## design/flow/config.mk

```make
export PLATFORM = sky130hd
export DESIGN_NAME = pwm_hw
export DESIGN_NICKNAME = pwm_hw
export VERILOG_FILES = /design/flow/design.v
export SDC_FILE = /design/flow/constraint.sdc
export NUM_CORES = 4
export LEC_CHECK = 0
export ABC_AREA = 1
export CAP_MARGIN = 20
export CORE_MARGIN = 2
export CORE_UTILIZATION = 72
export CTS_CLUSTER_DIAMETER = 96
export CTS_CLUSTER_SIZE = 72
export GPL_ROUTABILITY_DRIVEN = 0
export HOLD_SLACK_MARGIN = 0.13
export MAX_ROUTING_LAYER = met4
export PLACE_DENSITY_LB_ADDON = 0.01
export SETUP_SLACK_MARGIN = -0.05
export SLEW_MARGIN = 20
```

## design/flow/design.v

```verilog
module pwm_hw(
input clk,      			 
input reset,  			     
input red,                   
input green,                 
input blue,                  
output [19:0] Red_High_HW,   
output [19:0] Red_Low_HW,    
output [19:0] Green_High_HW, 
output [19:0] Green_Low_HW,  
output [19:0] Blue_High_HW,  
output [19:0] Blue_Low_HW    
             );
HW_PWM Red(.clk(clk),.reset(reset),.Colour_input(red),.High_Count(Red_High_HW),.Low_Count(Red_Low_HW));           
HW_PWM Green(.clk(clk),.reset(reset),.Colour_input(green),.High_Count(Green_High_HW), .Low_Count(Green_Low_HW));  
HW_PWM Blue(.clk(clk),.reset(reset),.Colour_input(blue),.High_Count(Blue_High_HW), .Low_Count(Blue_Low_HW));      
endmodule
module HW_PWM(
input clk,                     
input reset,                   
input Colour_input,            
output reg [19:0] High_Count,  
output reg [19:0] Low_Count    
            );
reg PrevPwm;                   
reg [19:0]Count;               
always@(posedge clk)
begin
if (!reset)                    
    begin
	Count<=20'b0;
	High_Count<=20'b0;
	Low_Count<=20'b0;          
	PrevPwm<=1'b0;
	end
else if(Colour_input==1)       
   begin
	if(PrevPwm!=Colour_input)  
		begin
 		Low_Count<=Count;      
		PrevPwm<=1'b1;         
		Count<=20'b0;          
		end
	else
		begin                  
		Count<=Count+1'b1;     
		end
  end
else if(Colour_input==0)       
	begin
	if(PrevPwm!=Colour_input)  
		begin
		High_Count<=Count;     
		PrevPwm<=Colour_input; 
		Count<=20'b0;          
		end
else
     begin                     
     Count<=Count+1'b1;        
     end     
end
end			
endmodule			
```

## design/flow/run.sh

```bash
#!/bin/bash
# the make line also repeats each setting of config.mk as NAME=value (left out here)
make -C /OpenROAD-flow-scripts/flow DESIGN_CONFIG=/design/flow/config.mk WORK_HOME=/design/flow/orfs CLKGATE_MAP_FILE= finish
```

## design/flow/constraint.sdc

```tcl
create_clock -name core_clock -period 0.914 [get_ports {clk}]
set_input_delay 0.1828 -clock core_clock [delete_from_list [all_inputs] [get_ports {clk}]]
set_output_delay 0.1828 -clock core_clock [all_outputs]
set_load 0.01 [all_outputs]
```

==> ci_impl_report.md, run 1 <==
## Implementation flow summary

| Metric | Value |
|---|---|
| Outcome | `aborted with a tool error` |
| Exit stage | `detailed placement (3_5_place_dp)` |
| First error | `[ERROR DPL-0033] detailed placement checks failed during check placement.` |
| Yosys stat cell total | `911` |
| Syn Area/Cell | `7.79 um^2` |
| Post-synthesis mux area share | `0%` |
| Yosys adder share | `1.59%` |
| Die x size | `103 um` |
| Most instantiated cells after synthesis | `183 x dfxtp_1, 144 x o21ai_0, 135 x a21oi_1, 135 x nor2_1, 84 x nand2_1` |
| # rows | `36` |
| Synthesized cell area | `between 7000 and 8000 um^2` |
| Count leader, synth | `dfxtp_1` |
| IO Count | `125` |
| EDFF count, synth | `0` |
| Die height | `103 um` |
| Unique cell types | `22` |
| Dominant register cell | `dfxtp_1` |
| Fp_density | `73.3%` |
| Yosys warning total | `1` |
| Mapped Cells | `911` |
| Registers, synthesis | `183` |
| Yosys aoi share | `20.3%` |
| Net Count, Synth | `925` |
| Cell type with the largest total area | `dfxtp_1` |
| XOR-XNOR Cells, Area Fraction | `0%` |
| Dominant cell area share | `51.6%` |
| Chip area | `10700 um^2` |
| YS chip area | `between 7000 and 8000 um^2` |
| Simple share | `19.5%` |
| Top area cell types | `dfxtp_1 52%, o21ai_0 10%, a21oi_1 9.5%` |
| Main logic family | `AND-OR/OR-AND gates` |
| Seq/Total Area, Yosys | `51.6%` |
| I/O Buffers | `~120` |
| Core footprint | `9680 um^2` |
| FFs w/ async S/R, synth | `0%` |
## through the flow
step           instance area (um^2)  hold WS (ns)  worst slack (ns)
2_1_floorplan                  7560         0.372            -0.219
3_3_place_gp                   9620         0.449            -0.605
==> run 2, diff against run 1 <==
Settings changed: ABC_AREA 1 to not set, CAP_MARGIN 20 to 10, CELL_PAD_IN_SITES_DETAIL_PLACEMENT set to 2, CELL_PAD_IN_SITES_GLOBAL_PLACEMENT set to 1, CORE_ASPECT_RATIO set to 1.33, CORE_UTILIZATION 72 to 46, CTS_CLUSTER_DIAMETER 96 to not set, CTS_CLUSTER_SIZE 72 to 34, HOLD_SLACK_MARGIN 0.13 to 0.07, MAX_ROUTING_LAYER met4 to met5, PLACE_DENSITY_LB_ADDON 0.01 to 0.09, SETUP_SLACK_MARGIN -0.05 to not set.
Clock period 0.914 ns to 3.05 ns, I/O delays scaled along.
==> ci_impl_report.md, run 2 <==
### Yosys + OpenROAD results

| Metric | Value |
|---|---|
| Outcome | `complete, no violations` |
| Die x size | `113 um` |
| Post-synthesis mux area share | `17.2%` |
| Clk pin slew, worst setup/hold paths | `0.07 ns` |
| Worst-path maximum fanout | `8` |
| Tcrit/Tclk final | `83.6%` |
| Num Clock Sinks | `between 150 and 200` |
| CP Capture Type | `flop` |
| Slew Limit Headroom | `39.8%` |
| Tot GR Track Use | `~36%` |
| Hold Crit Class | `reg -> reg` |
| Finished Cell Area | `9180 um^2` |
| Wire per inst | `29.3 um` |
| CP bufs+invs | `2` |
| Critical path endpoint | `Green.Count[14]` |
| Fmax | `0.392 GHz` |
| Logic cell area | `~3400 um^2` |
| PwrDens | `527 nW/um^2` |
| Combinational Power Share | `5.6%` |
| Yosys warning total | `1` |
| Mapped Cells | `703` |
| Drt pass-1 iters | `25` |
| CTS tree | `done` |
| Final Net Count | `831` |
| Hold Crit Start | `Blue.Low_Count[11]` |
| Worst Setup SP | `green` |
| Final Hold Fails | `0` |
| FFs w/ async S/R, synth | `0%` |
| RSZ-0062 raised after global routing | `no` |
| Largest net degree at the start of global routing | `70` |
| Least-Margin Pin Slew | `~0.9 ns` |
| Total power | `4840 uW` |
| Yosys stat cell total | `703` |
| Synthesized cell area | `7260 um^2` |
| Die height | `149 um` |
| Max Slew Vio Count | `0` |
| Top area cell types | `dfxtp_1 50%, mux2i_1 17%, nor2b_1 11%` |
| Clock Skew | `0.0121 ns` |
| Reg-to-Reg End | `Green.Count[16]` |
| Post-CTS Hold Buffers | `0` |
| Max power group | `registers` |
| Count leader, synth | `dfxtp_1` |
| Cell type with the largest total area | `dfxtp_1` |
| # rows | `52` |
| Antenna viol nets, final | `0` |
| Yosys adder share | `under 10%` |
| Dominant cell area share | `50.5%` |
| Area grow syn2layout | `26.5%` |
| IO Count | `125` |
| I/O Buffers | `124` |
| Post-CTS Setup Bufs | `0` |
| Total CTS buffers | `17` |
| Fp_density | `roughly 47%` |
| Vias in the first global route | `6836` |
| Int Power | `3590 uW` |
| Hold Path End | `Blue.Low_Count[11]` |
| Register Area | `between 3000 and 4000 um^2` |
| Initial antenna violation count | `0` |
| Total grt overflow | `0` |
| Registers, synthesis | `183` |
| Combinational logic power | `269 uW` |
| Sw Ratio | `about a quarter` |
| # diodes | `0` |
| Chip area | `16800 um^2` |
| Clk power | `2140 uW` |
| Via-to-Cell Ratio | `5.88` |
| Worst path slowest cell | `or4_1` |
| Log Warnings | `29` |
| Startpoint types | `primary input` |
| Clock power frac | `between 40 and 50%` |
| Most instantiated cells after synthesis | `183 x dfxtp_1, 125 x mux2i_1, 123 x nor2b_1` |
| Dominant register cell | `dfxtp_1` |
| Levels on crit path | `6` |
| Simple share | `21.0%` |
| Max Buffers Root-to-Sink | `2` |
| Cells on worst reg2reg path | `5` |
| EDFF count, synth | `0` |
| Syn Area/Cell | `10.3 um^2` |
| Clock latency (worst-skew pair) | `0.46 ns` |
| Worst path required time | `~3.4 ns` |
| Cell family with most CP delay | `simple AND/OR/NAND/NOR gates` |
| WS Path Type | `in -> reg` |
| CP most frequent cell | `nand2_1` |
| CTS H-tree lvls | `4` |
| Routed via count | `5991` |
| Max_cap viols | `0` |
| Core footprint | `15400 um^2` |
| Dpl cell area | `8640 um^2` |
| Worst hold path stage count | `2` |
| Critical-path cell list | `clkdlybuf4s50_1 -> inv_1 -> ha_1 -> nand2_1 -> or4_1 -> nand2_1` |
| Proportion of power drawn by flip-flops and latches | `50.1%` |
| Peak VDD IR | `0.346 mV` |
| Worst reg-to-reg setup slack | `0.57 ns` |
| Root Buffer | `clkbuf_16` |
| Setup TNS | `0 ns` |
| Final wirelength | `29900 um` |
| XOR-XNOR Cells, Area Fraction | `4.34%` |
| Main logic family | `simple AND/OR/NAND/NOR gates` |
| Unique cell types | `33` |
| # fillers | `around 1400` |
| # DRC | `0` |
| Wire length of the first global-routing pass | `roughly 45000 um` |
| Final setup fails | `0` |
| Leak | `between 0.003 and 0.004 uW` |
| DRT iter0 DRCs | `307` |
| Yosys aoi share | `2.47%` |
| YS chip area | `7260 um^2` |
| CP max stage delay | `0.68 ns` |
| Net Count, Synth | `717` |
| CTS resizes | `0` |
| Sequential power | `~2400 uW` |
| Reg2reg start | `Green.Count[0]` |
| Tmin final | `2.55 ns` |
| Seq/Total Area, Yosys | `50.5%` |
| WP data arrival | `2.92 ns` |
| Final HPWL DP | `about 17000 um` |
| Psw | `between 1000 and 1500 uW` |
-- run 2: layout make-up --
cell class	count	area share, %
Inverter	11	0.450
Multi-Input combinational cell	470	36.9
Timing Repair Buffer	134	14.3
Clock inverter	12	1.05
Clock buffer	20	4.86
Sequential cell	183	39.9
Tap cell	189	2.57
-- run 2: through the flow --
step	hold WS [ns]	setup slack, ns	util, %	instances
final	0.537	0.501	59.8	1019
after CTS	0.536	0.578	59.8	1019
after detailed placement	0.517	0.358	56.3	987
after global routing	0.567	0.517	59.8	1019
after global placement	0.496	0.567	56.3	987
after floorplan	0.452	1.08	-	703
-- run 2: routing by layer --
| metal | GRT usage (%) | part of all wire, % |
|---|---|---|
| met4 | 16.8 | 4.0 |
| met1 | 37.1 | 36 |
| met5 | 0 | 0 |
| met2 | 70.6 | 57 |
| met3 | 6.83 | 3.7 |
==> run 3, diff against run 2 <==
Settings changed: CAP_MARGIN 10 to 20, CELL_PAD_IN_SITES_DETAIL_PLACEMENT 2 to not set, CELL_PAD_IN_SITES_GLOBAL_PLACEMENT 1 to not set, CORE_ASPECT_RATIO 1.33 to 1.82, CORE_UTILIZATION 46 to 61, CTS_CLUSTER_DIAMETER set to 395, CTS_CLUSTER_SIZE 34 to 100, GPL_ROUTABILITY_DRIVEN 0 to not set, HOLD_SLACK_MARGIN 0.07 to not set, MAX_ROUTING_LAYER met5 to not set, PLACE_DENSITY set to 0.86, PLACE_DENSITY_LB_ADDON 0.09 to not set, SETUP_SLACK_MARGIN set to 0.35, TNS_END_PERCENT set to 5.
Clock period 3.05 ns to 2.0 ns, I/O delays scaled along.
==> ci_impl_report.md, run 3 <==
### Yosys + OpenROAD results

| Metric | Value |
|---|---|
| Outcome | `complete, no violations` |
| Main logic family | `simple AND/OR/NAND/NOR gates` |
| Top area cell types | `dfxtp_1 50%, mux2i_1 17%, nor2b_1 11%` |
| Routed via count | `5527` |
| Worst Setup SP | `Blue.High_Count[12]` |
| Most instantiated cells after synthesis | `183 x dfxtp_1, 125 x mux2i_1, 123 x nor2b_1` |
| Tcrit/Tclk final | `between 80% and 90%` |
| WS Path Type | `reg -> out` |
| Num Clock Sinks | `183` |
| Log Warnings | `31` |
| CTS tree | `done` |
| # diodes | `0` |
| FFs w/ async S/R, synth | `0%` |
| Worst path required time | `1.60 ns` |
| Mapped Cells | `703` |
| Chip area | `12800 um^2` |
| Dominant register cell | `dfxtp_1` |
| Highest Signal Layer | `met4` |
| DRT iter0 DRCs | `~280` |
| Final Net Count | `860` |
| Reg-to-Reg End | `Red.Count[19]` |
| Tmin final | `1.74 ns` |
| Worst hold path stage count | `3` |
| IO Count | `approximately 130` |
| Final Hold Fails | `0` |
| Max_cap viols | `0` |
| Hold Crit Class | `in -> reg` |
| Simple share | `21.0%` |
| Final setup fails | `0` |
| CP max stage delay | `0.56 ns` |
| Final wirelength | `17500 um` |
| Initial antenna violation count | `0` |
| Yosys aoi share | `2.47%` |
| Die height | `~150 um` |
| Levels on crit path | `1` |
| Yosys stat cell total | `between 700 and 800` |
| Clock latency (worst-skew pair) | `0.43 ns` |
| Hold Path End | `Green.Count[14]` |
| Clk pin slew, worst setup/hold paths | `about 0.07 ns` |
| CTS H-tree lvls | `4` |
| Wl on met1 | `6170 um` |
| Fin util | `81.9%` |
| Combinational logic power | `just over 400 uW` |
| RSZ-0062 raised after global routing | `yes` |
| Max Buffers Root-to-Sink | `2` |
| Slew Limit Headroom | `75.5%` |
| XOR-XNOR Cells, Area Fraction | `about 4.3%` |
| Unique cell types | `33` |
| Post-synthesis mux area share | `17.2%` |
| Registers, synthesis | `183` |
| Die x size | `between 80 and 90 um` |
| Total grt overflow | `0` |
| Root Buffer | `clkbuf_16` |
| Worst-path maximum fanout | `2` |
| Combinational Power Share | `5.6%` |
| Area grow syn2layout | `31.0%` |
| EDFF count, synth | `0` |
| CP bufs+invs | `1` |
| Synthesized cell area | `7260 um^2` |
| Startpoint types | `flop` |
| CP Capture Type | `output port` |
| Fp_density | `62.5%` |
| Drt pass-1 iters | `4` |
| Clock Skew | `approximately 0.008 ns` |
| Clock power frac | `around 44%` |
| Seq/Total Area, Yosys | `50.5%` |
| Sequential power | `3690 uW` |
| Routability cong. | `0.890` |
| Dominant cell area share | `between 50% and 60%` |
| Via-to-Cell Ratio | `5.55` |
| Routed length on met3 | `approximately 740 um` |
| Setup TNS | `0 ns` |
| Peak VDD IR | `around 0.7 mV` |
| WP data arrival | `1.34 ns` |
| PwrDens | `~770 nW/um^2` |
| Max Slew Vio Count | `0` |
| Met2 wire length | `10100 um` |
| Least-Margin Pin Slew | `0.364 ns` |
| Max power group | `registers` |
| Yosys warning total | `1` |
| YS chip area | `about 7300 um^2` |
| Critical path endpoint | `Blue_High_HW[12]` |
| Antenna viol nets, final | `0` |
| Cells on worst reg2reg path | `4` |
| Leak | `approximately 0.0034 uW` |
| Total CTS buffers | `17` |
| Count leader, synth | `dfxtp_1` |
| Wire length of the first global-routing pass | `28000 um` |
| Wire per inst | `approximately 18 um` |
| Cell family with most CP delay | `buffers and inverters` |
| # rows | `53` |
| Post-CTS Hold Buffers | `0` |
| Sw Ratio | `24.2%` |
| Worst path slowest cell | `clkdlybuf4s50_1` |
| Final HPWL DP | `~12000 um` |
| # fillers | `just over 700` |
| Vias in the first global route | `5833` |
| Int Power | `5550 uW` |
| Fmax | `0.575 GHz` |
| Net Count, Synth | `approximately 700` |
| Cell type with the largest total area | `dfxtp_1` |
| Psw | `1770 uW` |
| Core footprint | `11600 um^2` |
| Reg2reg start | `Red.Count[10]` |
| Tot GR Track Use | `27.5%` |
| Syn Area/Cell | `~10 um^2` |
| Worst reg-to-reg setup slack | `0.31 ns` |
| Hold Crit Start | `reset` |
| Clk power | `3210 uW` |
| # DRC | `0` |
| Largest net degree at the start of global routing | `approximately 44` |
| Yosys adder share | `approximately 1.6%` |
| I/O Buffers | `124` |
| Proportion of power drawn by flip-flops and latches | `50.5%` |
| Critical-path cell list | `clkdlybuf4s50_1` |
==> run 3: what timing repair did <==
item	CTS	global route
endpoints found under the hold margin	0	0
pin swaps	4	1
setup buffers	3	0
resized	16	17
setup endpoints to repair	133	138
==> run 3: final cells by class <==
type	instances	area (um^2)	share of cell area [%]
Clock buffer	18	439	4.62
Clock inverter	14	130	1.37
Inverter	11	41.3	0.434
Multi-Input combinational cell	470	3450	36.2
Sequential cell	183	3690	38.8
Tap cell	137	171	1.80
Timing Repair Buffer	163	1590	16.7
==> run 3: routing by layer <==
| metal | up-vias | track usage, % |
|---|---|---|
| met5 | - | 0 |
| met2 | 152 | 54.6 |
| li1 | 2671 | - |
| met4 | 0 | 12.0 |
| met3 | 32 | 5.99 |
| met1 | 2672 | 26.3 |
==> run 3: through the flow <==
| step | setup WS (ns) | hold WS (ns) | std cells | total power, uW | area (um^2) |
|---|---|---|---|---|---|
| 2_1_floorplan | 0.356 | 0.452 | 703 | 4040 | 7260 |
| 3_3_place_gp | 0.0713 | 0.491 | 961 | 4170 | 8830 |
| 3_5_place_dp | 0.0693 | 0.505 | 961 | 4180 | 8830 |
| 4_1_cts | 0.246 | 0.390 | 996 | 7360 | 9450 |
| 5_1_grt | 0.221 | 0.414 | 996 | 7530 | 9510 |
| 6_report | 0.261 | 0.412 | 996 | 7320 | 9510 |
==> run 4, diff against run 3 <==
Settings changed: CORE_ASPECT_RATIO 1.82 to not set, CORE_UTILIZATION 61 to 58, CTS_CLUSTER_DIAMETER 395 to not set, CTS_CLUSTER_SIZE 100 to not set, PLACE_DENSITY 0.86 to not set, SETUP_SLACK_MARGIN 0.35 to 0.36, TNS_END_PERCENT 5 to not set.
Clock period 2.0 ns to 1.32 ns, I/O delays scaled along.
==> ci_impl_report.md, run 4 <==
## Implementation flow summary

| Metric | Value |
|---|---|
| First error | `[ERROR DPL-0033] detailed placement checks failed during check placement.` |
| Die x size | `116 um` |
| FFs w/ async S/R, synth | `0%` |
| Routability cong. | `0.858` |
| Count leader, synth | `dfxtp_1` |
| Simple share | `21.0%` |
| Dominant register cell | `dfxtp_1` |
| Core footprint | `12100 um^2` |
| XOR-XNOR Cells, Area Fraction | `4.34%` |
| Net Count, Synth | `717` |
| Synthesized cell area | `7260 um^2` |
| IO Count | `around 130` |
| Outcome | `aborted with a tool error` |
| Post-synthesis mux area share | `17.2%` |
| Yosys stat cell total | `~700` |
| Seq/Total Area, Yosys | `50.5%` |
| Dpl cell area | `9830 um^2` |
| Main logic family | `simple AND/OR/NAND/NOR gates` |
| EDFF count, synth | `0` |
| Final HPWL DP | `12200 um` |
| Registers, synthesis | `roughly 180` |
| Top area cell types | `dfxtp_1 50%, mux2i_1 17%, nor2b_1 11%` |
| Chip area | `13400 um^2` |
| Exit stage | `clock tree synthesis (4_1_cts)` |
| Pre-CTS setup slack | `-0.445 ns` |
| Yosys warning total | `1` |
| Yosys adder share | `1.55%` |
| Most instantiated cells after synthesis | `183 x dfxtp_1, 125 x mux2i_1, 123 x nor2b_1` |
| YS chip area | `between 7000 and 8000 um^2` |
| I/O Buffers | `between 100 and 150` |
| Mapped Cells | `703` |
| Dominant cell area share | `50.5%` |
| # rows | `40` |
| Yosys aoi share | `between 2 and 2.5%` |
| Syn Area/Cell | `approximately 10 um^2` |
| Die height | `between 100 and 150 um` |
| Cell type with the largest total area | `dfxtp_1` |
| Fp_density | `59.9%` |
| Unique cell types | `33` |
-- run 4: through the flow --
stage / hold WS [ns] / instances
2_1_floorplan: 0.430 / 703
3_3_place_gp: 0.492 / 1060
3_5_place_dp: 0.506 / 1060
==> run 5, diff against run 4 <==
Settings changed: ABC_AREA set to 1, CORE_MARGIN 2 to 6, CORE_UTILIZATION 58 to 42, GPL_ROUTABILITY_DRIVEN set to 0, MAX_ROUTING_LAYER set to met4, PLACE_DENSITY set to 0.78, SETUP_SLACK_MARGIN 0.36 to not set, SLEW_MARGIN 20 to 25, TNS_END_PERCENT set to 85.
Clock period 1.32 ns to 1.53 ns, I/O delays scaled along.
==> ci_impl_report.md, run 5 <==
### Yosys + OpenROAD results

| Metric | Value |
|---|---|
| Outcome | `complete, no violations` |
| XOR-XNOR Cells, Area Fraction | `0%` |
| Max power group | `registers` |
| Yosys aoi share | `20.3%` |
| Least-Margin Pin Slew | `approximately 0.37 ns` |
| # rows | `46` |
| # DRC | `0` |
| Post-synthesis mux area share | `0%` |
| Sw Ratio | `a little over a quarter` |
| Root Buffer | `clkbuf_16` |
| Max Slew Vio Count | `0` |
| Fp_density | `43.9%` |
| Wire per inst | `14.5 um` |
| I/O Buffers | `124` |
| Area grow syn2layout | `28.5%` |
| Cell type with the largest total area | `dfxtp_1` |
| Int Power | `around 8000 uW` |
| Die x size | `142 um` |
| Final setup fails | `0` |
| Worst hold path stage count | `3` |
| Yosys warning total | `1` |
| Core footprint | `16200 um^2` |
| Wire length of the first global-routing pass | `29900 um` |
| Mapped Cells | `911` |
| Fmax | `0.725 GHz` |
| Reg2reg start | `Blue.Count[0]` |
| Max Buffers Root-to-Sink | `2` |
| Chip area | `20200 um^2` |
| Tmin final | `around 1.4 ns` |
| Hold Crit Class | `in -> reg` |
| Final wirelength | `18400 um` |
| FFs w/ async S/R, synth | `0%` |
| Placed insts | `around 1200` |
| Most instantiated cells after synthesis | `183 x dfxtp_1, 144 x o21ai_0, 135 x a21oi_1, 135 x nor2_1, 84 x nand2_1` |
| Registers, synthesis | `183` |
| Worst Setup SP | `Red.High_Count[8]` |
| CTS H-tree lvls | `4` |
| CP max stage delay | `0.36 ns` |
| Peak VDD IR | `0.797 mV` |
| Via-to-Cell Ratio | `5.03` |
| Cell Count, Final, Fillers Out | `1265` |
| Sequential power | `5240 uW` |
| Synthesized cell area | `7100 um^2` |
| Yosys stat cell total | `911` |
| Clk power | `3990 uW` |
| RSZ-0062 raised after global routing | `no` |
| Clock Skew | `~0.010 ns` |
| Startpoint types | `flop` |
| # diodes | `0` |
| PwrDens | `1170 nW/um^2` |
| Post-CTS Setup Bufs | `0` |
| Worst reg-to-reg setup slack | `0.17 ns` |
| CTS tree | `done` |
| Critical-path cell list | `dlygate4sd2_1` |
| Critical path endpoint | `Red_High_HW[8]` |
| Worst-path maximum fanout | `2` |
| Proportion of power drawn by flip-flops and latches | `between 40 and 50%` |
| Unique cell types | `22` |
| Worst path slowest cell | `dfxtp_1` |
| Combinational Power Share | `13.1%` |
| Cell family with most CP delay | `flip-flops` |
| Tot GR Track Use | `18.7%` |
| Final Hold Fails | `0` |
| Count leader, synth | `dfxtp_1` |
| Die height | `142 um` |
| Main logic family | `AND-OR/OR-AND gates` |
| Dominant cell area share | `51.6%` |
| Simple share | `19.5%` |
| Pre-CTS setup slack | `-0.258 ns` |
| CP Capture Type | `output port` |
| Tcrit/Tclk final | `90.2%` |
| WP data arrival | `1.07 ns` |
| EDFF count, synth | `0` |
| Clock power frac | `37.6%` |
| Combinational logic power | `1390 uW` |
| Worst Setup Slack, final | `approximately 0.15 ns` |
| Yosys adder share | `1.59%` |
| Clock latency (worst-skew pair) | `0.43 ns` |
| Seq/Total Area, Yosys | `51.6%` |
| Drt pass-1 iters | `5` |
| DRT iter0 DRCs | `398` |
| Final Net Count | `1051` |
| Worst path required time | `1.22 ns` |
| Antenna viol nets, final | `0` |
| Final HPWL DP | `between 10000 and 15000 um` |
| YS chip area | `around 7100 um^2` |
| Net Count, Synth | `925` |
| Total CTS buffers | `17` |
| Clk pin slew, worst setup/hold paths | `~0.070 ns` |
| Routed via count | `~6400` |
| Psw | `about 2800 uW` |
| Hold Crit Start | `reset` |
| CP bufs+invs | `1` |
| Cells on worst reg2reg path | `6` |
| Leak | `0.00389 uW` |
| Total grt overflow | `0` |
| Initial antenna violation count | `0` |
| Reg-to-Reg End | `Blue.Count[16]` |
| Top area cell types | `dfxtp_1 52%, o21ai_0 10%, a21oi_1 9.5%` |
| Num Clock Sinks | `183` |
| Dominant register cell | `dfxtp_1` |
| WS Path Type | `reg -> out` |
| Largest net degree at the start of global routing | `59` |
| IO Count | `~130` |
| Hold Path End | `Red.Low_Count[14]` |
| Slew Limit Headroom | `75.5%` |
| Vias in the first global route | `5982` |
| Log Warnings | `29` |
| Syn Area/Cell | `slightly below 8 um^2` |
| Max_cap viols | `0` |
| Levels on crit path | `1` |
==> run 5: final cells by class <==
| cell class | count | area [um^2] |
|---|---|---|
| Fill cell | 1545 | 7060 |
| Sequential cell | 183 | 3670 |
| Inverter | 83 | 312 |
| Clock inverter | 10 | 73.8 |
| Clock buffer | 21 | 460 |
| Tap cell | 216 | 270 |
| Timing Repair Buffer | 150 | 1390 |
| Multi-Input combinational cell | 602 | 2940 |
==> run 5: repair_timing <==
item / 4_1_cts / 5_1_grt
cloned: 0 / 0
endpoints found under the setup margin: 120 / 6
pin swaps: 0 / 0
hold endpoints to repair: 0 / 0
hold buffers: 0 / 0
resized: 120 / 3
==> run 5: layer usage <==
metal	vias to the layer above	wire [um]	global-route usage (%)
met5	-	0	-
met4	0	289	5.90
met2	172	8600	29.5
met3	27	980	4.06
met1	2896	8480	23.9
li1	3274	-	-
==> run 5: through the flow <==
stage / utilization, % / TNS (ns) / hold WS, ns / instance area (um^2) / total power, uW
floorplan: - / 0 / 0.430 / 7100 / 6040
global placement: 54.0 / -11.18 / 0.443 / 8730 / 6900
detailed placement: 54.0 / -15.95 / 0.456 / 8730 / 6940
CTS: 56.3 / 0 / 0.291 / 9110 / 10700
global route: 56.4 / 0 / 0.297 / 9120 / 11100
finish: 56.4 / 0 / 0.310 / 9120 / 10600
==> run 6, diff against run 5 <==
Settings changed: ABC_AREA 1 to not set, CAP_MARGIN 20 to 5, CORE_MARGIN 6 to 2, CORE_UTILIZATION 42 to 69, CTS_CLUSTER_DIAMETER set to 356, CTS_CLUSTER_SIZE set to 40, GPL_ROUTABILITY_DRIVEN 0 to not set, MAX_ROUTING_LAYER met4 to not set, PLACE_DENSITY 0.78 to not set, SETUP_SLACK_MARGIN set to -0.1, SLEW_MARGIN 25 to 20, TNS_END_PERCENT 85 to not set.
Clock period 1.53 ns to 1.58 ns, I/O delays scaled along.
==> ci_impl_report.md, run 6 <==
## Implementation flow summary

| Metric | Value |
|---|---|
| Num Clock Sinks | `183` |
| Most instantiated cells after synthesis | `183 x dfxtp_1, 125 x mux2i_1, 123 x nor2b_1` |
| Registers, synthesis | `183` |
| I/O Buffers | `about 120` |
| Syn Area/Cell | `10.3 um^2` |
| # rows | `37` |
| Simple share | `a little over a fifth` |
| Post-synthesis mux area share | `~17%` |
| CTS H-tree lvls | `4` |
| IO Count | `125` |
| Unique cell types | `33` |
| Pre-CTS setup slack | `-0.258 ns` |
| Exit stage | `global routing (5_1_grt)` |
| Seq/Total Area, Yosys | `50.5%` |
| Yosys aoi share | `2.47%` |
| Die x size | `107 um` |
| Yosys adder share | `1.55%` |
| Dominant register cell | `dfxtp_1` |
| Top area cell types | `dfxtp_1 50%, mux2i_1 17%, nor2b_1 11%` |
| Count leader, synth | `dfxtp_1` |
| Final HPWL DP | `12800 um` |
| Synthesized cell area | `7260 um^2` |
| Main logic family | `simple AND/OR/NAND/NOR gates` |
| Cell type with the largest total area | `dfxtp_1` |
| Routability cong. | `0.843` |
| Fp_density | `70.6%` |
| Dominant cell area share | `50.5%` |
| YS chip area | `7260 um^2` |
| Mapped Cells | `703` |
| Net Count, Synth | `717` |
| Core footprint | `10300 um^2` |
| Outcome | `aborted with a tool error` |
| XOR-XNOR Cells, Area Fraction | `between 4 and 5%` |
| Root Buffer | `clkbuf_8` |
| Total CTS buffers | `17` |
| Chip area | `11400 um^2` |
| EDFF count, synth | `0` |
| Die height | `around 110 um` |
| FFs w/ async S/R, synth | `0%` |
| Yosys stat cell total | `703` |
| Yosys warning total | `1` |
| Placed insts | `996` |
| Max Buffers Root-to-Sink | `2` |
[run 6: repair_timing]
item	4_1_cts
endpoints found under the setup margin	128
gates cloned	0
setup buffers	1
pin swaps	3
resized	133
hold buffers	0
endpoints found under the hold margin	0
[run 6: per-stage QoR]
step	util [%]	setup TNS [ns]	hold slack [ns]	total power, uW	cell area [um^2]
floorplan	-	-0.373	0.452	5120	7260
CTS	93.1	-0.781	0.151	9360	9570
detailed placement	88.5	-15.67	0.508	5310	9100
global placement	88.5	-7.25	0.486	5290	9100
==> run 7, diff against run 6 <==
Settings changed: ABC_AREA set to 1, CAP_MARGIN 5 to 20, CORE_UTILIZATION 69 to 67, CTS_CLUSTER_DIAMETER 356 to 268, CTS_CLUSTER_SIZE 40 to 95, PLACE_DENSITY set to 0.4, SETUP_SLACK_MARGIN -0.1 to not set, TNS_END_PERCENT set to 15.
Clock period 1.58 ns to 1.1 ns, I/O delays scaled along.
==> ci_impl_report.md, run 7 <==
## Implementation flow summary

| Metric | Value |
|---|---|
| Dominant cell area share | `about half` |
| Count leader, synth | `dfxtp_1` |
| Die x size | `roughly 110 um` |
| Net Count, Synth | `between 900 and 1000` |
| I/O Buffers | `between 100 and 150` |
| Yosys aoi share | `20.3%` |
| Fp_density | `slightly below 70%` |
| XOR-XNOR Cells, Area Fraction | `0%` |
| Synthesized cell area | `~7100 um^2` |
| Top area cell types | `dfxtp_1 52%, o21ai_0 10%, a21oi_1 9.5%` |
| Yosys warning total | `1` |
| # rows | `37` |
| Outcome | `aborted with a tool error` |
| Die height | `107 um` |
| YS chip area | `about 7100 um^2` |
| Routability cong. | `0.937` |
| Exit stage | `clock tree synthesis (4_1_cts)` |
| FFs w/ async S/R, synth | `0%` |
| Registers, synthesis | `roughly 180` |
| Dominant register cell | `dfxtp_1` |
| Final HPWL DP | `15900 um` |
| Placed insts | `1231` |
| Chip area | `11400 um^2` |
| EDFF count, synth | `0` |
| Post-synthesis mux area share | `0%` |
| IO Count | `125` |
| Simple share | `19.5%` |
| First error | `[ERROR DPL-0038] Utilization greater than 100%, impossible to legalize` |
| Mapped Cells | `911` |
| Yosys adder share | `1.59%` |
| Core footprint | `10300 um^2` |
| Yosys stat cell total | `911` |
| Syn Area/Cell | `7.79 um^2` |
| Main logic family | `AND-OR/OR-AND gates` |
| Cell type with the largest total area | `dfxtp_1` |
| Most instantiated cells after synthesis | `183 x dfxtp_1, 144 x o21ai_0, 135 x a21oi_1, 135 x nor2_1, 84 x nand2_1` |
| Unique cell types | `22` |
| Seq/Total Area, Yosys | `between 50% and 60%` |
| Pre-CTS setup slack | `-0.670 ns` |
## run 7: through the flow
step / total power (uW) / area (um^2)
detailed placement: 9860 / 9310
floorplan: 8510 / 7260
global placement: 9680 / 9310
==> run 8, diff against run 7 <==
Settings changed: ABC_AREA 1 to not set, CAP_MARGIN 20 to 5, CORE_ASPECT_RATIO set to 0.8, CORE_UTILIZATION 67 to 50, CTS_CLUSTER_DIAMETER 268 to not set, CTS_CLUSTER_SIZE 95 to not set, GPL_TIMING_DRIVEN set to 1, PLACE_DENSITY 0.4 to not set, SETUP_SLACK_MARGIN set to -0.16, SLEW_MARGIN 20 to 10, TNS_END_PERCENT 15 to not set.
Clock period 1.1 ns to 2.66 ns, I/O delays scaled along.
==> ci_impl_report.md, run 8 <==
### Yosys + OpenROAD results

| Metric | Value |
|---|---|
| Final Net Count | `840` |
| PwrDens | `599 nW/um^2` |
| I/O Buffers | `~120` |
| Max power group | `registers` |
| Net Count, Synth | `717` |
| Reg2reg start | `Green.Count[0]` |
| Tmin final | `2.01 ns` |
| Tcrit/Tclk final | `75.5%` |
| Cells on worst reg2reg path | `5` |
| Chip area | `15500 um^2` |
| Max Slew Vio Count | `0` |
| RSZ-0062 raised after global routing | `no` |
| Worst reg-to-reg setup slack | `between 0.6 and 0.7 ns` |
| Vias in the first global route | `5076` |
| CP max stage delay | `0.68 ns` |
| Area grow syn2layout | `28.2%` |
| Setup TNS | `0 ns` |
| WS Path Type | `reg -> reg` |
| # diodes | `0` |
| # rows | `39` |
| Post-CTS Hold Buffers | `0` |
| Outcome | `complete, no violations` |
| Pre-CTS setup slack | `0.362 ns` |
| Synthesized cell area | `a little over 7000 um^2` |
| Wire per inst | `approximately 15 um` |
| Slew Limit Headroom | `51.2%` |
| Cell type with the largest total area | `dfxtp_1` |
| Antenna viol nets, final | `0` |
| Startpoint types | `flop` |
| Combinational logic power | `280 uW` |
| Hold Crit Start | `Green.High_Count[12]` |
| Via-to-Cell Ratio | `5.17` |
| Tot GR Track Use | `20.3%` |
| # DRC | `0` |
| Levels on crit path | `5` |
| Psw | `1170 uW` |
| Dominant register cell | `dfxtp_1` |
| Yosys adder share | `1.55%` |
| Registers, synthesis | `approximately 180` |
| Int Power | `about 4400 uW` |
| Post-synthesis mux area share | `17.2%` |
| Top area cell types | `dfxtp_1 50%, mux2i_1 17%, nor2b_1 11%` |
| Wire length of the first global-routing pass | `25600 um` |
| DRT iter0 DRCs | `480` |
| CTS tree | `done` |
| Final setup fails | `0` |
| Count leader, synth | `dfxtp_1` |
| CP bufs+invs | `0` |
| Cell family with most CP delay | `simple AND/OR/NAND/NOR gates` |
| Largest net degree at the start of global routing | `between 50 and 60` |
| Clk power | `2510 uW` |
| Sw Ratio | `21.1%` |
| Leak | `about 0.0032 uW` |
| Worst path slowest cell | `nor4_1` |
| Core footprint | `14200 um^2` |
| Peak VDD IR | `0.457 mV` |
| Hold Crit Class | `reg -> reg` |
| CP Capture Type | `flop` |
| Routability cong. | `0.831` |
| Routed via count | `roughly 5300` |
| Worst path required time | `between 2 and 3 ns` |
| Unique cell types | `33` |
| Most instantiated cells after synthesis | `183 x dfxtp_1, 125 x mux2i_1, 123 x nor2b_1` |
| Worst Setup Slack, final | `0.651 ns` |
| Yosys stat cell total | `703` |
| Clock power frac | `45.1%` |
| Root Buffer | `clkbuf_16` |
| Syn Area/Cell | `10.3 um^2` |
| Hold Path End | `Green.High_Count[12]` |
| IO Count | `between 100 and 150` |
| Final Hold Fails | `0` |
| Max Buffers Root-to-Sink | `2` |
| CTS resizes | `0` |
| Fp_density | `50.9%` |
| Dominant cell area share | `between 50% and 60%` |
| WP data arrival | `approximately 2.3 ns` |
| CTS H-tree lvls | `4` |
| Yosys aoi share | `2.47%` |
| Total grt overflow | `0` |
| Reg-to-Reg End | `Green.Count[16]` |
| Die height | `roughly 110 um` |
| Minimum hold slack | `about 0.51 ns` |
| Worst hold path stage count | `2` |
| Critical path endpoint | `Green.Count[16]` |
| Seq/Total Area, Yosys | `50.5%` |
| Post-CTS Setup Bufs | `0` |
| Drt pass-1 iters | `4` |
| Main logic family | `simple AND/OR/NAND/NOR gates` |
| FFs w/ async S/R, synth | `0%` |
| EDFF count, synth | `0` |
| Initial antenna violation count | `0` |
| Total CTS buffers | `17` |
| Die x size | `approximately 140 um` |
| Combinational Power Share | `about 5.0%` |
| Proportion of power drawn by flip-flops and latches | `49.8%` |
| Mapped Cells | `703` |
| Worst-path maximum fanout | `7` |
| Worst Setup SP | `Green.Count[0]` |
| Max_cap viols | `0` |
| Simple share | `21.0%` |
| Clk pin slew, worst setup/hold paths | `0.06 ns` |
| Clock Skew | `0.00943 ns` |
| XOR-XNOR Cells, Area Fraction | `under 10%` |
| Least-Margin Pin Slew | `0.725 ns` |
| Sequential power | `2780 uW` |
| Fmax | `0.498 GHz` |
| Num Clock Sinks | `about 180` |
| Final wirelength | `approximately 15000 um` |
| Clock latency (worst-skew pair) | `0.43 ns` |
| Yosys warning total | `1` |
| Final HPWL DP | `10500 um` |
| Critical-path cell list | `ha_1 -> nand3_1 -> nor4_1 -> a21oi_1 -> a31o_2` |
| YS chip area | `7260 um^2` |
| Log Warnings | `30` |
[run 8: layer usage]
layer / global-route usage (%) / up-vias / part of all wire [%] / wire length (um)
li1: - / 2640 / - / -
met1: 28.1 / 2502 / 50 / 7740
met2: 31.0 / 115 / 43 / 6670
met3: 5.94 / 17 / 5.7 / 885
met4: 6.06 / 0 / 1.2 / 186
met5: 0 / - / 0 / 0
[run 8: cell type report]
class                      instances  area, um^2
sequential                       183        3660
clock buffer                      21         460
timing repair buffer             143        1390
inverter                          11        41.3
multi-input combinational        470        3390
fill                            1163        4950
tap                              184         230
clock inverter                     9         126
[run 8: stage by stage]
step / utilization (%) / total power (uW) / cell area, um^2 / instances
floorplan: - / 3040 / 7260 / 703
global route: 65.3 / 5770 / 9300 / 1021
global placement: 61.2 / 3110 / 8710 / 991
CTS: 65.3 / 5630 / 9300 / 1021
detailed placement: 61.2 / 3120 / 8710 / 991
finish: 65.3 / 5570 / 9300 / 1021
==> run 9, diff against run 8 <==
Settings changed: ABC_AREA set to 0, CAP_MARGIN 5 to 20, CORE_ASPECT_RATIO 0.8 to not set, CORE_UTILIZATION 50 to 70, CTS_CLUSTER_SIZE set to 37, GPL_ROUTABILITY_DRIVEN set to 0, GPL_TIMING_DRIVEN 1 to not set, MAX_ROUTING_LAYER set to met4, PLACE_DENSITY set to 0.6, SETUP_SLACK_MARGIN -0.16 to not set, SLEW_MARGIN 10 to 25, TNS_END_PERCENT set to 85.
Clock period 2.66 ns to 1.69 ns, I/O delays scaled along.
==> ci_impl_report.md, run 9 <==
### Yosys + OpenROAD results

| Metric | Value |
|---|---|
| Root Buffer | `clkbuf_8` |
| Yosys adder share | `1.55%` |
| Mapped Cells | `703` |
| Final HPWL DP | `12400 um` |
| I/O Buffers | `124` |
| Final setup fails | `35` |
| Worst reg-to-reg setup slack | `-0.38 ns` |
| Hold Path End | `Green.Count[1]` |
| Fin util | `94.7%` |
| Unique cell types | `33` |
| Levels on crit path | `5` |
| DRT iter0 DRCs | `around 1900` |
| CTS H-tree lvls | `4` |
| Tot GR Track Use | `51.2%` |
| Final wirelength | `35300 um` |
| Max power group | `registers` |
| # DRC | `0` |
| Core footprint | `10200 um^2` |
| Worst path slowest cell | `dfxtp_1` |
| Drt pass-1 iters | `21` |
| Fmax | `0.482 GHz` |
| Die height | `~110 um` |
| FFs w/ async S/R, synth | `0%` |
| Total power | `roughly 9200 uW` |
| XOR-XNOR Cells, Area Fraction | `4.34%` |
| CTS tree | `done` |
| Initial antenna violation count | `5` |
| Peak VDD IR | `about 0.96 mV` |
| Hold Crit Class | `in -> reg` |
| Setup TNS | `-6.58 ns` |
| Int Power | `around 6800 uW` |
| EDFF count, synth | `0` |
| Routed via count | `between 7000 and 8000` |
| Least-Margin Pin Slew | `0.684 ns` |
| Reg2reg start | `Blue.Count[4]` |
| Wire per inst | `34.3 um` |
| Num Clock Sinks | `183` |
| Clock power frac | `46.4%` |
| Dpl cell area | `9030 um^2` |
| Dominant cell area share | `50.5%` |
| Finished Cell Area | `around 9600 um^2` |
| YS chip area | `7260 um^2` |
| Log Warnings | `34` |
| Critical-path cell list | `nand4_1 -> buf_4 -> nor4_1 -> xnor2_1 -> nor2_1` |
| Worst Setup SP | `Blue.Count[4]` |
| Failing Checks | `setup timing` |
| Critical path endpoint | `Blue.Count[13]` |
| RSZ-0062 raised after global routing | `yes` |
| Total CTS buffers | `17` |
| Sw Ratio | `26.7%` |
| Sequential power | `4360 uW` |
| Psw | `2470 uW` |
| Main logic family | `simple AND/OR/NAND/NOR gates` |
| Clock latency (worst-skew pair) | `0.58 ns` |
| Final Hold Fails | `0` |
| Pre-CTS setup slack | `-0.257 ns` |
| Slew Limit Headroom | `54.0%` |
| Wire length of the first global-routing pass | `roughly 42000 um` |
| Worst path required time | `about 2.2 ns` |
| Combinational logic power | `590 uW` |
| Yosys stat cell total | `703` |
| Synthesized cell area | `between 7000 and 8000 um^2` |
| Net Count, Synth | `a little over 700` |
| Registers, synthesis | `183` |
| Via-to-Cell Ratio | `7.76` |
| Yosys aoi share | `2.47%` |
| CP bufs+invs | `1` |
| Largest net degree at the start of global routing | `45` |
| Seq/Total Area, Yosys | `50.5%` |
| Count leader, synth | `dfxtp_1` |
| Clock Skew | `0.0151 ns` |
| WP data arrival | `2.54 ns` |
| CP Capture Type | `flop` |
| Reg-to-Reg End | `Blue.Count[13]` |
| Dominant register cell | `dfxtp_1` |
| Combinational Power Share | `6.4%` |
| Post-CTS Hold Buffers | `0` |
| Startpoint types | `flop` |
| PwrDens | `958 nW/um^2` |
| Most instantiated cells after synthesis | `183 x dfxtp_1, 125 x mux2i_1, 123 x nor2b_1` |
| Final Net Count | `889` |
| Leak | `0.00412 uW` |
| Cell type with the largest total area | `dfxtp_1` |
| Outcome | `failed layout checks` |
| Simple share | `21.0%` |
| Top area cell types | `dfxtp_1 50%, mux2i_1 17%, nor2b_1 11%` |
| Cell family with most CP delay | `simple AND/OR/NAND/NOR gates` |
| Cells on worst reg2reg path | `5` |
| Total grt overflow | `0` |
| Post-synthesis mux area share | `17.2%` |
| Hold Crit Start | `reset` |
| Clk power | `~4300 uW` |
| IO Count | `125` |
| Tmin final | `2.07 ns` |
| CP max stage delay | `0.49 ns` |
| Antenna viol nets, final | `0` |
| # rows | `37` |
| Proportion of power drawn by flip-flops and latches | `47.2%` |
| Max_cap viols | `0` |
| Worst Setup Slack, final | `-0.385 ns` |
| Syn Area/Cell | `10.3 um^2` |
| Tcrit/Tclk final | `123%` |
| Vias in the first global route | `7062` |
| WS Path Type | `reg -> reg` |
| Die x size | `106 um` |
| Worst-path maximum fanout | `12` |
| Clk pin slew, worst setup/hold paths | `roughly 0.090 ns` |
| Fp_density | `71.3%` |
| Yosys warning total | `1` |
| Worst hold path stage count | `2` |
| Area grow syn2layout | `32.9%` |
| Max Buffers Root-to-Sink | `2` |
| Chip area | `around 11000 um^2` |
| Max Slew Vio Count | `0` |
## run 9: cell type report
type,count,area [um^2]
well taps,136,170
diodes,7,17.5
clock inverters,11,124
repair buffers,192,1650
inverters,11,41.3
multi-input cells,470,3510
fillers,270,539
flip-flops and latches,183,3680
clock buffers,21,449
## run 9: metrics by stage
step | hold slack, ns | std cells
4_1_cts | 0.241 | 1020
3_5_place_dp | 0.506 | 988
3_3_place_gp | 0.489 | 988
6_report | 0.271 | 1031
2_1_floorplan | 0.452 | 703
5_1_grt | 0.261 | 1030
## run 9: repair_timing
action	4_1_cts	5_1_grt
setup endpoints to repair	131	19
buffers inserted	0	4
pin swaps	1	7
gates resized	132	27
## run 9: routing by layer
layer | wire length, um | part of all wire (%) | GRT usage [%]
met5 | 0 | 0 | -
met4 | 5060 | 14 | 37.4
met3 | 5280 | 15 | 11.9
met2 | 14500 | 41 | 83.3
met1 | 10500 | 30 | 54.6
==> run 10, diff against run 9 <==
Settings changed: ABC_AREA 0 to 1, CORE_UTILIZATION 70 to 72, CTS_CLUSTER_DIAMETER set to 243, CTS_CLUSTER_SIZE 37 to 72, HOLD_SLACK_MARGIN set to 0.13, PLACE_DENSITY 0.6 to not set, PLACE_DENSITY_LB_ADDON set to 0.01, SETUP_SLACK_MARGIN set to -0.05, SLEW_MARGIN 25 to 20, TNS_END_PERCENT 85 to not set.
Clock period 1.69 ns to 0.94 ns, I/O delays scaled along.
==> ci_impl_report.md, run 10 <==
## Implementation flow summary

| Metric | Value |
|---|---|
| Dominant cell area share | `around half` |
| Mapped Cells | `911` |
| Net Count, Synth | `between 900 and 1000` |
| Yosys aoi share | `roughly 20%` |
| Simple share | `19.5%` |
| XOR-XNOR Cells, Area Fraction | `0%` |
| Synthesized cell area | `7100 um^2` |
| Post-synthesis mux area share | `0%` |
| Main logic family | `AND-OR/OR-AND gates` |
| EDFF count, synth | `0` |
| Registers, synthesis | `183` |
| Top area cell types | `dfxtp_1 52%, o21ai_0 10%, a21oi_1 9.5%` |
| Yosys stat cell total | `between 900 and 1000` |
| Seq/Total Area, Yosys | `between 50% and 60%` |
| Exit stage | `detailed placement (3_5_place_dp)` |
| Count leader, synth | `dfxtp_1` |
| IO Count | `125` |
| Chip area | `roughly 11000 um^2` |
| Core footprint | `9680 um^2` |
| # rows | `36` |
| Unique cell types | `22` |
| Fp_density | `about three quarters` |
| Yosys warning total | `1` |
| Cell type with the largest total area | `dfxtp_1` |
| I/O Buffers | `124` |
| First error | `Error: detail_place.tcl, 38 bad optional access` |
| FFs w/ async S/R, synth | `0%` |
| Dominant register cell | `dfxtp_1` |
| Syn Area/Cell | `7.79 um^2` |
| Die height | `roughly 100 um` |
| YS chip area | `between 7000 and 8000 um^2` |
| Outcome | `aborted with a tool error` |
| Die x size | `around 100 um` |
| Yosys adder share | `1.59%` |
| Most instantiated cells after synthesis | `183 x dfxtp_1, 144 x o21ai_0, 135 x a21oi_1, 135 x nor2_1, 84 x nand2_1` |
-- run 10: metrics by stage --
stage | total power, uW | instances | cell area, um^2 | worst slack [ns]
after global placement | 11400 | 1255 | 9580 | -0.653
after floorplan | 10200 | 911 | 7500 | -0.193
==> run 11, diff against run 10 <==
Settings changed: ABC_AREA 1 to not set, CORE_UTILIZATION 72 to 66, CTS_CLUSTER_DIAMETER 243 to not set, CTS_CLUSTER_SIZE 72 to 33, GPL_ROUTABILITY_DRIVEN 0 to not set, HOLD_SLACK_MARGIN 0.13 to not set, MAX_ROUTING_LAYER met4 to not set, PLACE_DENSITY_LB_ADDON 0.01 to not set, SETUP_SLACK_MARGIN -0.05 to 0.36.
Clock period 0.94 ns to 1.47 ns, I/O delays scaled along.
==> ci_impl_report.md, run 11 <==
## Implementation flow summary

| Metric | Value |
|---|---|
| Pre-CTS setup slack | `-0.416 ns` |
| FFs w/ async S/R, synth | `0%` |
| Most instantiated cells after synthesis | `183 x dfxtp_1, 125 x mux2i_1, 123 x nor2b_1` |
| Unique cell types | `33` |
| Syn Area/Cell | `just over 10 um^2` |
| # rows | `38` |
| Top area cell types | `dfxtp_1 50%, mux2i_1 17%, nor2b_1 11%` |
| Die x size | `roughly 110 um` |
| Main logic family | `simple AND/OR/NAND/NOR gates` |
| Count leader, synth | `dfxtp_1` |
| Simple share | `21.0%` |
| EDFF count, synth | `0` |
| Registers, synthesis | `183` |
| Post-synthesis mux area share | `17.2%` |
| Final HPWL DP | `~12000 um` |
| Yosys stat cell total | `703` |
| I/O Buffers | `124` |
| Fp_density | `67.3%` |
| Core footprint | `10800 um^2` |
| Dominant register cell | `dfxtp_1` |
| Yosys aoi share | `2.47%` |
| Dominant cell area share | `between 50% and 60%` |
| Exit stage | `clock tree synthesis (4_1_cts)` |
| Seq/Total Area, Yosys | `50.5%` |
| Routability cong. | `about 0.86` |
| Dpl cell area | `9390 um^2` |
| First error | `[ERROR DPL-0038] Utilization greater than 100%, impossible to legalize` |
| Net Count, Synth | `717` |
| Chip area | `11900 um^2` |
| YS chip area | `about 7300 um^2` |
| Mapped Cells | `703` |
| Yosys warning total | `1` |
| IO Count | `125` |
| Synthesized cell area | `~7300 um^2` |
| XOR-XNOR Cells, Area Fraction | `4.34%` |
| Cell type with the largest total area | `dfxtp_1` |
| Die height | `109 um` |
| Yosys adder share | `1.55%` |
| Outcome | `aborted with a tool error` |
run 11: metrics by stage:
step | setup TNS [ns] | cells
floorplan | -0.259 | 703
global placement | -20.41 | 996
detailed placement | -30.97 | 996
==> run 12, diff against run 11 <==
Settings changed: ABC_AREA set to 0, CORE_UTILIZATION 66 to 58, CTS_CLUSTER_SIZE 33 to not set, GPL_ROUTABILITY_DRIVEN set to 0, MAX_ROUTING_LAYER set to met4, PLACE_DENSITY set to 0.6, SETUP_SLACK_MARGIN 0.36 to 0.25, SLEW_MARGIN 20 to 25, TNS_END_PERCENT set to 85.
Clock period 1.47 ns to 0.992 ns, I/O delays scaled along.
==> ci_impl_report.md, run 12 <==
## Implementation flow summary

| Metric | Value |
|---|---|
| Yosys warning total | `1` |
| Placed insts | `1095` |
| FFs w/ async S/R, synth | `0%` |
| # rows | `~40` |
| Seq/Total Area, Yosys | `50.5%` |
| Yosys aoi share | `around 2.5%` |
| Unique cell types | `33` |
| Mapped Cells | `~700` |
| Yosys stat cell total | `703` |
| Dominant cell area share | `50.5%` |
| Core footprint | `12100 um^2` |
| Post-synthesis mux area share | `17.2%` |
| Fp_density | `59.9%` |
| Yosys adder share | `~1.6%` |
| Die height | `116 um` |
| Exit stage | `clock tree synthesis (4_1_cts)` |
| Chip area | `13400 um^2` |
| Final HPWL DP | `12500 um` |
| Simple share | `21.0%` |
| Top area cell types | `dfxtp_1 50%, mux2i_1 17%, nor2b_1 11%` |
| Dominant register cell | `dfxtp_1` |
| Die x size | `116 um` |
| Syn Area/Cell | `10.3 um^2` |
| XOR-XNOR Cells, Area Fraction | `between 4 and 5%` |
| Registers, synthesis | `between 150 and 200` |
| I/O Buffers | `124` |
| Synthesized cell area | `7260 um^2` |
| Net Count, Synth | `717` |
| Count leader, synth | `dfxtp_1` |
| Main logic family | `simple AND/OR/NAND/NOR gates` |
| Most instantiated cells after synthesis | `183 x dfxtp_1, 125 x mux2i_1, 123 x nor2b_1` |
| IO Count | `125` |
| First error | `[ERROR DPL-0038] Utilization greater than 100%, impossible to legalize` |
| YS chip area | `7260 um^2` |
| Outcome | `aborted with a tool error` |
| Pre-CTS setup slack | `-0.716 ns` |
| Cell type with the largest total area | `dfxtp_1` |
| EDFF count, synth | `0` |
run 12: stage by stage:
stage / hold WS (ns) / total power (uW) / area [um^2]
3_3_place_gp: 0.489 / 8580 / 10000
3_5_place_dp: 0.506 / 8620 / 10000
2_1_floorplan: 0.364 / 8380 / 7910
==> run 13, diff against run 12 <==
Settings changed: ABC_AREA 0 to not set, CORE_UTILIZATION 58 to 67, CTS_CLUSTER_SIZE set to 95, GPL_ROUTABILITY_DRIVEN 0 to not set, MAX_ROUTING_LAYER met4 to not set, SETUP_SLACK_MARGIN 0.25 to not set, SLEW_MARGIN 25 to 20, TNS_END_PERCENT 85 to not set.
Clock period 0.992 ns to 1.91 ns, I/O delays scaled along.
==> ci_impl_report.md, run 13 <==
### Yosys + OpenROAD results

| Metric | Value |
|---|---|
| CP Capture Type | `output port` |
| Max_cap viols | `0` |
| Int Power | `approximately 6000 uW` |
| Worst path required time | `about 1.5 ns` |
| DRT iter0 DRCs | `roughly 350` |
| Die height | `108 um` |
| YS chip area | `7260 um^2` |
| Dominant cell area share | `between 50% and 60%` |
| Tmin final | `1.87 ns` |
| Final setup fails | `0` |
| Total grt overflow | `0` |
| IO Count | `125` |
| Worst Setup SP | `Green.Low_Count[18]` |
| Reg2reg start | `Blue.Count[0]` |
| Clk power | `between 3000 and 4000 uW` |
| Met2 wire length | `9510 um` |
| Tot GR Track Use | `31.0%` |
| WS Path Type | `reg -> out` |
| Most instantiated cells after synthesis | `183 x dfxtp_1, 125 x mux2i_1, 123 x nor2b_1` |
| Final wirelength | `around 18000 um` |
| Wl on met1 | `7050 um` |
| Num Clock Sinks | `183` |
| Peak VDD IR | `0.527 mV` |
| Startpoint types | `flop` |
| Antenna viol nets, final | `0` |
| Fmax | `0.534 GHz` |
| Cells on worst reg2reg path | `4` |
| CTS tree | `done` |
| Largest net degree at the start of global routing | `47` |
| Main logic family | `simple AND/OR/NAND/NOR gates` |
| Setup TNS | `0 ns` |
| Wire length of the first global-routing pass | `28400 um` |
| Least-Margin Pin Slew | `0.383 ns` |
| Final Net Count | `856` |
| Worst hold path stage count | `3` |
| Mapped Cells | `about 700` |
| Reg-to-Reg End | `Blue.Count[19]` |
| Yosys adder share | `under 10%` |
| Final HPWL DP | `11000 um` |
| RSZ-0062 raised after global routing | `no` |
| Highest Signal Layer | `met4` |
| Unique cell types | `33` |
| Hold Path End | `Green.Count[14]` |
| # DRC | `0` |
| Yosys warning total | `1` |
| Slew Limit Headroom | `74.1%` |
| Outcome | `complete, no violations` |
| Initial antenna violation count | `0` |
| Final Hold Fails | `0` |
| Worst-path maximum fanout | `2` |
| Psw | `1790 uW` |
| Die x size | `around 110 um` |
| XOR-XNOR Cells, Area Fraction | `~4.3%` |
| Worst reg-to-reg setup slack | `about 0.1 ns` |
| Fp_density | `67.8%` |
| # rows | `38` |
| Simple share | `about a fifth` |
| Clk pin slew, worst setup/hold paths | `0.07 ns` |
| Dpl cell area | `a little under 9000 um^2` |
| Wire per inst | `approximately 18 um` |
| Yosys aoi share | `2.47%` |
| Syn Area/Cell | `10.3 um^2` |
| Via-to-Cell Ratio | `roughly 5.7` |
| Drt pass-1 iters | `5` |
| CP bufs+invs | `1` |
| Tcrit/Tclk final | `between 90% and 100%` |
| CP max stage delay | `0.60 ns` |
| Finished Cell Area | `between 9000 and 10000 um^2` |
| Clock power frac | `44.6%` |
| Critical path endpoint | `Green_Low_HW[18]` |
| Yosys stat cell total | `roughly 700` |
| Max Buffers Root-to-Sink | `2` |
| Routability cong. | `0.866` |
| Post-synthesis mux area share | `17.2%` |
| Routed length on met3 | `892 um` |
| Critical-path cell list | `clkdlybuf4s50_1` |
| Combinational logic power | `~440 uW` |
| Root Buffer | `clkbuf_8` |
| Area grow syn2layout | `29.8%` |
| CTS H-tree lvls | `4` |
| I/O Buffers | `between 100 and 150` |
| Registers, synthesis | `183` |
| Worst path slowest cell | `clkdlybuf4s50_1` |
| Sw Ratio | `23.1%` |
| Log Warnings | `31` |
| Combinational Power Share | `5.7%` |
| Sequential power | `3860 uW` |
| WP data arrival | `1.49 ns` |
| FFs w/ async S/R, synth | `0%` |
| Routed via count | `5714` |
| Max Slew Vio Count | `0` |
| Chip area | `11700 um^2` |
| # diodes | `0` |
| Dominant register cell | `dfxtp_1` |
| Synthesized cell area | `7260 um^2` |
| Proportion of power drawn by flip-flops and latches | `roughly half` |
| Vias in the first global route | `~5700` |
| Leak | `0.00332 uW` |
| Post-CTS Hold Buffers | `0` |
| Hold Crit Class | `in -> reg` |
| Top area cell types | `dfxtp_1 50%, mux2i_1 17%, nor2b_1 11%` |
| PwrDens | `825 nW/um^2` |
| Core footprint | `about 11000 um^2` |
| Hold Crit Start | `reset` |
| Seq/Total Area, Yosys | `50.5%` |
| Count leader, synth | `dfxtp_1` |
| Clock Skew | `approximately 0.0092 ns` |
| Net Count, Synth | `717` |
| EDFF count, synth | `0` |
| Cell type with the largest total area | `dfxtp_1` |
| Cell family with most CP delay | `buffers and inverters` |
| Total CTS buffers | `17` |
| Clock latency (worst-skew pair) | `0.53 ns` |
| Total power | `about 7800 uW` |
| Levels on crit path | `1` |
| Fin util | `just under 90%` |
| Max power group | `registers` |
[run 13: area by class of cell]
type / instances / area (um^2)
Clock buffer: 20 / 435
Clock inverter: 12 / 144
Fill cell: 518 / 1280
Inverter: 11 / 41.3
Multi-Input combinational cell: 470 / 3400
Sequential cell: 183 / 3660
Tap cell: 140 / 175
Timing Repair Buffer: 159 / 1560
[run 13: layer usage]
layer	global-route usage [%]	vias up
met4	12.4	0
met5	0	-
li1	-	2676
met2	57.2	215
met3	4.76	44
met1	36.0	2779
[run 13: timing repair]
item                                    4_1_cts  5_1_grt
gates resized                                 0        2
buffers inserted                              0        0
endpoints found under the setup margin        0        2
[run 13: per-stage QoR]
| stage | setup WS, ns | hold WS (ns) | std cells |
|---|---|---|---|
| floorplan | 0.171 | 0.452 | 703 |
| global placement | 0.0181 | 0.486 | 963 |
| detailed placement | 0.00795 | 0.505 | 963 |
| CTS | 0.0243 | 0.231 | 995 |
| global route | 0.00817 | 0.259 | 995 |
| finish | 0.0369 | 0.254 | 995 |
==> run 14, diff against run 13 <==
Settings changed: CORE_UTILIZATION 67 to 40, CTS_CLUSTER_SIZE 95 to not set.
Clock period 1.91 ns to 1.31 ns, I/O delays scaled along.
==> ci_impl_report.md, run 14 <==
### Yosys + OpenROAD results

| Metric | Value |
|---|---|
| Leak | `0.00430 uW` |
| Clk pin slew, worst setup/hold paths | `0.07 ns` |
| Max_cap viols | `0` |
| # DRC | `0` |
| Total grt overflow | `0` |
| Least-Margin Pin Slew | `0.334 ns` |
| Core footprint | `~18000 um^2` |
| Via-to-Cell Ratio | `4.93` |
| Net Count, Synth | `roughly 720` |
| Combinational Power Share | `around 7%` |
| I/O Buffers | `124` |
| Dominant cell area share | `50.5%` |
| Log Warnings | `32` |
| CP bufs+invs | `0` |
| Clock Skew | `between 0.007 and 0.008 ns` |
| Tmin final | `roughly 1.6 ns` |
| CTS H-tree lvls | `4` |
| Met2 Use GR | `32.0%` |
| Drt pass-1 iters | `4` |
| Critical-path cell list | `nand4_4 -> or4_4 -> or3_1 -> a21oi_1` |
| Wire per inst | `15.9 um` |
| Pre-CTS setup slack | `-0.532 ns` |
| WS Path Type | `reg -> reg` |
| XOR-XNOR Cells, Area Fraction | `4.34%` |
| Dominant register cell | `dfxtp_1` |
| CTS tree | `done` |
| Wire length of the first global-routing pass | `between 20000 and 30000 um` |
| PwrDens | `1080 nW/um^2` |
| Max Buffers Root-to-Sink | `2` |
| Die x size | `139 um` |
| Cell type with the largest total area | `dfxtp_1` |
| Final HPWL DP | `12500 um` |
| # rows | `49` |
| IO Count | `125` |
| Synthesized cell area | `slightly above 7000 um^2` |
| Tot GR Track Use | `18.7%` |
| Finished Cell Area | `10600 um^2` |
| Hold Crit Start | `reset` |
| Met1 usage | `about 23%` |
| Fmax | `0.632 GHz` |
| FFs w/ async S/R, synth | `0%` |
| Die height | `139 um` |
| Most instantiated cells after synthesis | `183 x dfxtp_1, 125 x mux2i_1, 123 x nor2b_1` |
| Outcome | `failed layout checks` |
| Yosys aoi share | `2.47%` |
| Sw Ratio | `23.0%` |
| Max Slew Vio Count | `0` |
| # diodes | `0` |
| Main logic family | `simple AND/OR/NAND/NOR gates` |
| Antenna viol nets, final | `0` |
| Failing Checks | `setup timing` |
| CP Capture Type | `flop` |
| Total CTS buffers | `17` |
| Reg-to-Reg End | `Red.Count[19]` |
| Num Clock Sinks | `between 150 and 200` |
| Sequential power | `around 5600 uW` |
| Startpoint types | `flop` |
| Busiest grt layer | `met2` |
| Clk power | `5000 uW` |
| Worst hold path stage count | `4` |
| Routability cong. | `0.806` |
| Count leader, synth | `dfxtp_1` |
| DRT iter0 DRCs | `293` |
| Levels on crit path | `4` |
| Root Buffer | `clkbuf_16` |
| Initial antenna violation count | `0` |
| Hold Path End | `Green.Count[14]` |
| Top area cell types | `dfxtp_1 50%, mux2i_1 17%, nor2b_1 11%` |
| Routed via count | `5815` |
| Syn Area/Cell | `10.3 um^2` |
| Reg2reg start | `Red.Count[11]` |
| Simple share | `21.0%` |
| Peak VDD IR | `0.940 mV` |
| Worst reg-to-reg setup slack | `-0.27 ns` |
| Proportion of power drawn by flip-flops and latches | `roughly half` |
| Chip area | `19200 um^2` |
| Vias in the first global route | `around 6000` |
| Unique cell types | `33` |
| CP max stage delay | `0.58 ns` |
| Cell family with most CP delay | `simple AND/OR/NAND/NOR gates` |
| Post-synthesis mux area share | `17.2%` |
| Slew Limit Headroom | `around 78%` |
| Worst Setup Slack, final | `-0.271 ns` |
| Combinational logic power | `795 uW` |
| Critical path endpoint | `Red.Count[19]` |
| Int Power | `just under 9000 uW` |
| Worst path required time | `1.67 ns` |
| Mapped Cells | `around 700` |
| Worst Setup SP | `Red.Count[11]` |
| Largest net degree at the start of global routing | `44` |
| Max power group | `registers` |
| Final wirelength | `18700 um` |
| Registers, synthesis | `183` |
| Dpl cell area | `9550 um^2` |
| Yosys adder share | `under 10%` |
| RSZ-0062 raised after global routing | `yes` |
| Hold Crit Class | `in -> reg` |
| Post-CTS Hold Buffers | `0` |
| Worst path slowest cell | `or4_4` |
| Area grow syn2layout | `46.1%` |
| Final setup fails | `24` |
| Tcrit/Tclk final | `121%` |
| Clock latency (worst-skew pair) | `0.43 ns` |
| Yosys warning total | `1` |
| Yosys stat cell total | `between 700 and 800` |
| Final Hold Fails | `0` |
| Cells on worst reg2reg path | `4` |
| YS chip area | `7260 um^2` |
| Seq/Total Area, Yosys | `50.5%` |
| EDFF count, synth | `0` |
| Fp_density | `approximately 41%` |
| Psw | `2620 uW` |
| Clock power frac | `43.8%` |
| M3 GR Usage | `4.87%` |
| Final Net Count | `952` |
| WP data arrival | `between 1.5 and 2 ns` |
| Worst-path maximum fanout | `6` |
## run 14: layout make-up
| class | instances | area (um^2) |
|---|---|---|
| multi-input cells | 470 | 3870 |
| well taps | 229 | 287 |
| clock inverters | 12 | 128 |
| fillers | 1495 | 7300 |
| inverters | 11 | 41.3 |
| flip-flops and latches | 183 | 3750 |
| repair buffers | 255 | 2100 |
| clock buffers | 19 | 433 |
## run 14: stage by stage
| step | hold WS (ns) | power, uW | setup TNS [ns] | cells | utilization (%) |
|---|---|---|---|---|---|
| final | 0.282 | 11400 | -2.14 | 1179 | 59.2 |
| after global placement | 0.496 | 6440 | -50.19 | 1113 | 53.4 |
| after detailed placement | 0.506 | 6450 | -55.19 | 1113 | 53.4 |
| after global routing | 0.278 | 11800 | -4.16 | 1179 | 59.2 |
| after CTS | 0.272 | 11500 | -1.54 | 1151 | 57.9 |
| after floorplan | 0.428 | 6190 | -1.75 | 703 | - |
## run 14: timing repair
item | 4_1_cts | 5_1_grt
cloned | 0 | 3
pin swaps | 19 | 46
gates resized | 272 | 185
endpoints found under the setup margin | 148 | 166
buffers inserted | 7 | 25
## run 14: metal layers
| metal | vias to the layer above | part of all wire (%) |
|---|---|---|
| li1 | 2864 | - |
| met1 | 2809 | 46 |
| met2 | 115 | 49 |
| met3 | 27 | 4.0 |
| met4 | 0 | 1.6 |
| met5 | - | 0 |
Power figures rest on the tool's default switching activity, not on a simulated workload.
